run A:
Design ALU, start of the top module:
module ALU (
    input Clk,
    input Reset,
    input [7:0] operand_A, operand_B,
    input [3:0] Sel,
    output [7:0] Out,
    output [3:0] Flag);
Size: roughly 880 cells after synthesis, ~12 flip-flops, about 34 I/O pins, roughly 6600 sq um of cells after synthesis.
make LEC_CHECK=0 CAP_MARGIN=10 CELL_PAD_IN_SITES_GLOBAL_PLACEMENT=0 CORE_ASPECT_RATIO=0.61 CORE_MARGIN=10 CORE_UTILIZATION=40 CTS_CLUSTER_DIAMETER=262 GPL_ROUTABILITY_DRIVEN=1 MIN_ROUTING_LAYER=met2 PLACE_DENSITY=0.56 SETUP_SLACK_MARGIN=-0.73 SLEW_MARGIN=40 finish   # period 13.5 ns
run.sh (not shown) runs the stock make flow with config.mk's settings and CLKGATE_MAP_FILE=.
Run A finished every stage; the final checks, however, were not passed, the failures being negative setup slack.
Modified inputs, run B compared to run A
--- a/flow/config.mk
+++ b/flow/config.mk
@@ -9,7 +9,4 @@
 export CELL_PAD_IN_SITES_GLOBAL_PLACEMENT = 0
-export CORE_ASPECT_RATIO = 0.61
-export CORE_MARGIN = 10
-export CORE_UTILIZATION = 40
-export CTS_CLUSTER_DIAMETER = 262
-export GPL_ROUTABILITY_DRIVEN = 1
+export CORE_MARGIN = 2
+export CORE_UTILIZATION = 42
 export MIN_ROUTING_LAYER = met2
## What came out
Run B had finished all stages when the layout checks came back failing, citing design-rule violations, negative setup slack. Compared with run A, run B shows synthesis-to-layout area growth lower by 4.0 points. Run A → run B: non-clock buffer count down 21; clock network fraction of design power roughly the same; global routing usage summed across all routing layers now sits higher.
What run C does differently from run B at the input level:
==> flow/config.mk <==
export PLATFORM = sky130hd
export DESIGN_NAME = ALU
export DESIGN_NICKNAME = ALU
export VERILOG_FILES = /design/flow/design.v
export SDC_FILE = /design/flow/constraint.sdc
export NUM_CORES = 4
export LEC_CHECK = 0
export CAP_MARGIN = 20
export CORE_MARGIN = 2
export CORE_UTILIZATION = 66
export CTS_CLUSTER_DIAMETER = 40
export SLEW_MARGIN = 20
==> flow/constraint.sdc <==
create_clock -name core_clock -period 8.56 [get_ports {Clk}]
set_input_delay 1.7120 -clock core_clock [delete_from_list [all_inputs] [get_ports {Clk}]]
set_output_delay 1.7120 -clock core_clock [all_outputs]
set_load 0.01 [all_outputs]
[summary]
- Run C: aborted in global routing (tool error)
- Looking only at number of placed instances with taps included, and setting everything else aside, the higher value of run C and run B goes to run B.
- Run C vs run B — weighted congestion reported at the end of routability-driven placement climbed by more than 10%
- Cmp run C vs run B: post-CTS setup repair buffer count higher in run C
- Summary of run C over run B: number of instances resized during post-cts repair saw an increase, chip area line of the yosys report saw little to no change.
- Starting utilization of the core area: run C higher than run B
- Run C ended up with a lower y dimension of the die than run B did.
- Re synthesized area: no difference whatsoever between run B and run C.
[inputs] run D vs run C
--- a/flow/config.mk
+++ b/flow/config.mk
@@ -8,5 +8,6 @@
 export CAP_MARGIN = 20
+export CORE_ASPECT_RATIO = 0.5
 export CORE_MARGIN = 2
-export CORE_UTILIZATION = 66
-export CTS_CLUSTER_DIAMETER = 40
+export CORE_UTILIZATION = 40
 export SLEW_MARGIN = 20
+export TNS_END_PERCENT = 40
==> flow/constraint.sdc <==
create_clock -name core_clock -period 13.5 [get_ports {Clk}]
set_input_delay 2.7000 -clock core_clock [delete_from_list [all_inputs] [get_ports {Clk}]]
set_output_delay 2.7000 -clock core_clock [all_outputs]
set_load 0.01 [all_outputs]
Findings:
Delta (run D minus run C): parity-gate share of the synthesized area counting xor and xnor cells ~0 delta; half-perimeter wire length after detailed placement -8.6%; core area +6500 sq um.
Die size: run D vs run C up about 60%
In run D relative to run C, standard-cell row count had gone down by a little under 10%.
Between run C and run D, the flow reports placer's final routability congestion estimate decreasing by more than 10%.
Run D finished all stages; the layout is clean.
Edits applied to the flow inputs when going from run D to run E:
--- a/flow/config.mk
+++ b/flow/config.mk
@@ -8,6 +8,4 @@
 export CAP_MARGIN = 20
-export CORE_ASPECT_RATIO = 0.5
 export CORE_MARGIN = 2
-export CORE_UTILIZATION = 40
+export CORE_UTILIZATION = 39
 export SLEW_MARGIN = 20
-export TNS_END_PERCENT = 40
==> flow/constraint.sdc <==
create_clock -name core_clock -period 16.4 [get_ports {Clk}]
set_input_delay 3.2800 -clock core_clock [delete_from_list [all_inputs] [get_ports {Clk}]]
set_output_delay 3.2800 -clock core_clock [all_outputs]
set_load 0.01 [all_outputs]
## What came out
Diff run D -> run E: setup slack of the worst register-to-register path climbed 2880 ps; depth of the critical timing path with buffers and inverters included dropped 3.8%; total net switching power dropped about 24%; placement-stage worst setup slack climbed 1430 ps. Sequential share of cell area ended up 0.30 points higher on run E than on run D. Largest net degree at the start of global routing delta for run E relative to run D: 2 higher. Run E closes out successfully: all stages finished, all timing, DRC and antenna checks passed. Of the two values seen for termination of the worst setup path, FlagCpy[0]$_DFFE_PP0P_ was produced by run D and Result[0]$_DFFE_PP0P_ by run E. Compared with run D, in run E detailed-route via count shows a reduction of 383, final wirelength shows a reduction of 4.4%, growth of design area from synthesis to finish shows a reduction of 8.4 points.

* * *

Setup of v42:
ALU again, from the RTL that the note above started with.
make LEC_CHECK=0 ABC_AREA=1 CAP_MARGIN=5 CORE_MARGIN=2 CORE_UTILIZATION=70 CTS_CLUSTER_DIAMETER=40 CTS_CLUSTER_SIZE=72 SLEW_MARGIN=20 TNS_END_PERCENT=5 finish   # period 7.04 ns
v42 did not run to completion, as it errored out during global routing.
Modified inputs, v23 compared to v42
Settings: CAP_MARGIN changed from 5 to 20; CORE_UTILIZATION changed from 70 to 58; CTS_CLUSTER_SIZE removed (was 72); CTS_CLUSTER_DIAMETER removed (was 40); PLACE_DENSITY_LB_ADDON newly set to 0.06; TNS_END_PERCENT removed (was 5); the clock period (ns, I/O delays scaled along) changed from 7.04 to 9.28.
[summary]
The lower placed instance area of v42 and v23 is in v23.
Of v42 and v23, v23 shows the higher placer's final routability congestion estimate, with v42 below it.
Against v42, core region area in v23 rose by more than 10%.
Although v23 finished all stages, its layout failed final checks on negative setup slack.
Comparing v42 against v23, there is no change at all in number of buffers between clock root and the deepest sink.
v23 vs v42 on HPWL after detailed placement: v23 is the lower one.
Comparing v42 against v23, there is no change at all in number of I/O pins.
diff inputs: v23 => v24
Settings: a deleted ABC_AREA that had been 1; a change of CORE_UTILIZATION from 58 to 40; a deleted PLACE_DENSITY_LB_ADDON that had been 0.06; a change of the clock period (ns, I/O delays scaled along) from 9.28 to 13.5.
## What came out
v24 completed every stage of the flow, and the final layout passed the timing, DRC and antenna checks. [compare] base=v23 new=v24: number of buffers outside the clock class in the layout now smaller, global-route wire length before repair now smaller, met3 wire length now smaller, worst setup slack now larger, die size now larger.
diff inputs: v24 => v53
Settings: TNS_END_PERCENT now 25, previously not set; CORE_MARGIN now 7, was 2; CORE_UTILIZATION now 61, was 40; CORE_ASPECT_RATIO now 0.5, previously not set; CAP_MARGIN now 0, was 20.
--- outcome ---
v53 vs v24, instance count: v53 lower. v53 vs. v24: placement row count went down by 43%; shortest period the worst path allows rose by 0.22 ns; post-CTS setup-driven buffer insertion count fell by 2; power consumption moved up.
### v53 -> v26
Settings: removing TNS_END_PERCENT (formerly 25); setting CTS_CLUSTER_DIAMETER to 262 for the first time; setting CELL_PAD_IN_SITES_GLOBAL_PLACEMENT to 0 for the first time; removing CORE_ASPECT_RATIO (formerly 0.5); changing CORE_MARGIN from 7 to 9; setting SETUP_SLACK_MARGIN to -0.73 for the first time; setting PLACE_DENSITY to 0.56 for the first time; changing SLEW_MARGIN from 20 to 40; changing CORE_UTILIZATION from 61 to 42; setting MIN_ROUTING_LAYER to met2 for the first time; changing CAP_MARGIN from 0 to 10.
==> comparison <==
- What the final checks of v26 revealed, after a flow that finished every stage, was a layout that fails on negative setup slack.
- In the tables for v26 and v53, routability congestion estimate reads higher with v53.
- The wire length after detailed routing of v26 exceeds that of v53 by 9.1%.
- Placement-stage cell area | v26 above v53
- Higher met1 wire length was reported by v53, not v26.
- Clock period minus final worst setup slack: v26 worse than v53
## Diff of input files: v32 against v26
Settings: PLACE_DENSITY: 0.56 -> unset; CORE_MARGIN: 9 -> 2; CORE_UTILIZATION: 42 -> 40; CELL_PAD_IN_SITES_GLOBAL_PLACEMENT: 0 -> 2; CTS_CLUSTER_DIAMETER: 262 -> unset; SETUP_SLACK_MARGIN: -0.73 -> unset; SLEW_MARGIN: 40 -> 20; CAP_MARGIN: 10 -> 20; the clock period (ns, I/O delays scaled along): 13.5 -> 15.4.
Findings:
v32: no failed stages, no open violations at the end
Ran to the end and failed final checks on negative setup slack: v26.
v32 against v26; mean number of vias per cell is up slightly.
The longest individual stage delay on the worst path reported for v32 is smaller than that of v26 by 0.07 ns.
Comparing v32 and v26, the higher actual transition at the worst max-transition pin was measured on v32.
Between v32 and v26, core utilization before placement is lower for v32, v26 comes in above that.
Between v32 and v26, it is v32 whose routed wire length is higher, by 2.8%.
Count of non-filler cells in the finished layout for v32 is lower than for v26.
On v32: via count is about 2.7% lower than what v26 gave.

* * *

== job 6843 ==
ALU again, from the RTL that the note above started with.
==> flow/config.mk <==
export PLATFORM = sky130hd
export DESIGN_NAME = ALU
export DESIGN_NICKNAME = ALU
export VERILOG_FILES = /design/flow/design.v
export SDC_FILE = /design/flow/constraint.sdc
export NUM_CORES = 4
export LEC_CHECK = 0
export CAP_MARGIN = 10
export CORE_MARGIN = 2
export CORE_UTILIZATION = 72
export CTS_CLUSTER_DIAMETER = 25
export GPL_TIMING_DRIVEN = 1
export HOLD_SLACK_MARGIN = -0.1
export MAX_ROUTING_LAYER = met5
export PLACE_DENSITY = 0.64
export SETUP_SLACK_MARGIN = 2.34
export SLEW_MARGIN = 20
export TNS_END_PERCENT = 80
==> flow/constraint.sdc <==
create_clock -name core_clock -period 11.7 [get_ports {Clk}]
set_input_delay 2.3400 -clock core_clock [delete_from_list [all_inputs] [get_ports {Clk}]]
set_output_delay 2.3400 -clock core_clock [all_outputs]
set_load 0.01 [all_outputs]
Job 6843 never completed, since it errored out during global routing (5_1_grt).
Inputs modified between job 6843 and job 2634:
- putting CTS_CLUSTER_SIZE at 32 where nothing was set
- swapping 25 for 40 in CTS_CLUSTER_DIAMETER
- swapping 0.64 for 0.65 in PLACE_DENSITY
- swapping 72 for 70 in CORE_UTILIZATION
- swapping 2.34 for -0.9 in SETUP_SLACK_MARGIN
- swapping 11.7 for 11.8 in the clock period (ns, I/O delays scaled along)
Notes after the runs:
The flow completed for job 2634, but it is not clean: the layout still shows setup timing. Per the comparison of job 2634 with job 6843, core area now sits higher, post-cts resize count dropped 43, cell total after placement flat, area fraction in and, or, nand and nor cells roughly the same, die extent in y +about 1.4%.
Changes in job 7884 relative to job 2634:
- changing PLACE_DENSITY from 0.65 to 0.64
- changing SETUP_SLACK_MARGIN from -0.9 to 3.39
- changing CORE_UTILIZATION from 70 to 72
- removing CTS_CLUSTER_SIZE (formerly 32)
- changing CTS_CLUSTER_DIAMETER from 40 to 29
- changing the clock period (ns, I/O delays scaled along) from 11.8 to 11.7
Taking job 2634 as the reference, in job 7884 number of buffers inserted by post-CTS setup repair picked up an extra 23; yosys cell count neither gained nor lost much; total cell area at the placement stage picked up an extra about 1.8%; initial core utilization picked up an extra 3.2 points.
Taking job 2634 as the reference, in job 7884 placed wire-length estimate after detailed placement has increased; total die size has decreased.
Compared with job 2634, job 7884 shows pre-CTS setup slack higher by 0.26 ns.
Portion of netlist area occupied by mux cells came out exactly the same in job 7884 and job 2634.
Count of standard-cell rows (job 7884 vs. job 2634) decreases by a few percent
Of job 7884 and job 2634, the run reporting the lower placeable core area was job 7884.
For job 7884, the flow was terminated by a tool error in global routing (5_1_grt) and produced no final design.
What job 9356 does differently from job 7884 at the input level:
- clearing CTS_CLUSTER_DIAMETER, which used to be 29
- swapping 3.39 for -0.9 in SETUP_SLACK_MARGIN
- swapping 0.64 for 0.65 in PLACE_DENSITY
- swapping 11.7 for 12.3 in the clock period (ns, I/O delays scaled along)
Notes after the runs:
Layout checks on job 9356: not met. Flow itself completed; violations: setup timing.
Job 9356 vs. job 7884: buffers inserted during post-CTS setup optimization shrank by 27; part of the Yosys area used for sequential elements was more or less identical.
In the flow results for job 9356 and job 7884, the post-cts sizing count is larger on job 7884.
Job 9356 against job 7884: count of flip-flops with a built-in enable after synthesis barely changed; count of placed standard cells including taps has remained practically unchanged.
Relative to job 9356, the following input files were edited for job 7633:
- changing GPL_TIMING_DRIVEN from 1 to 0
- changing CORE_UTILIZATION from 72 to 30
- removing HOLD_SLACK_MARGIN (formerly -0.1)
- changing the clock period (ns, I/O delays scaled along) from 12.3 to 17.0
--- outcome ---
- Job 9356 has a higher final layout net count than job 7633.
- Of job 7633 and job 9356, the lower combinational power belongs to job 7633.
- On sequential share of layout area, job 7633 and job 9356 are basically level.
- The number of buffers inserted by post-CTS setup repair in job 7633 was lower than what job 9356 gave.
- Job 7633 vs job 9356, final worst setup slack went up by 1.54 ns.
- The flow completed for job 7633, but it is not clean: the layout still shows setup timing.
No activity file was given, so power comes from the tool's default toggle rates.
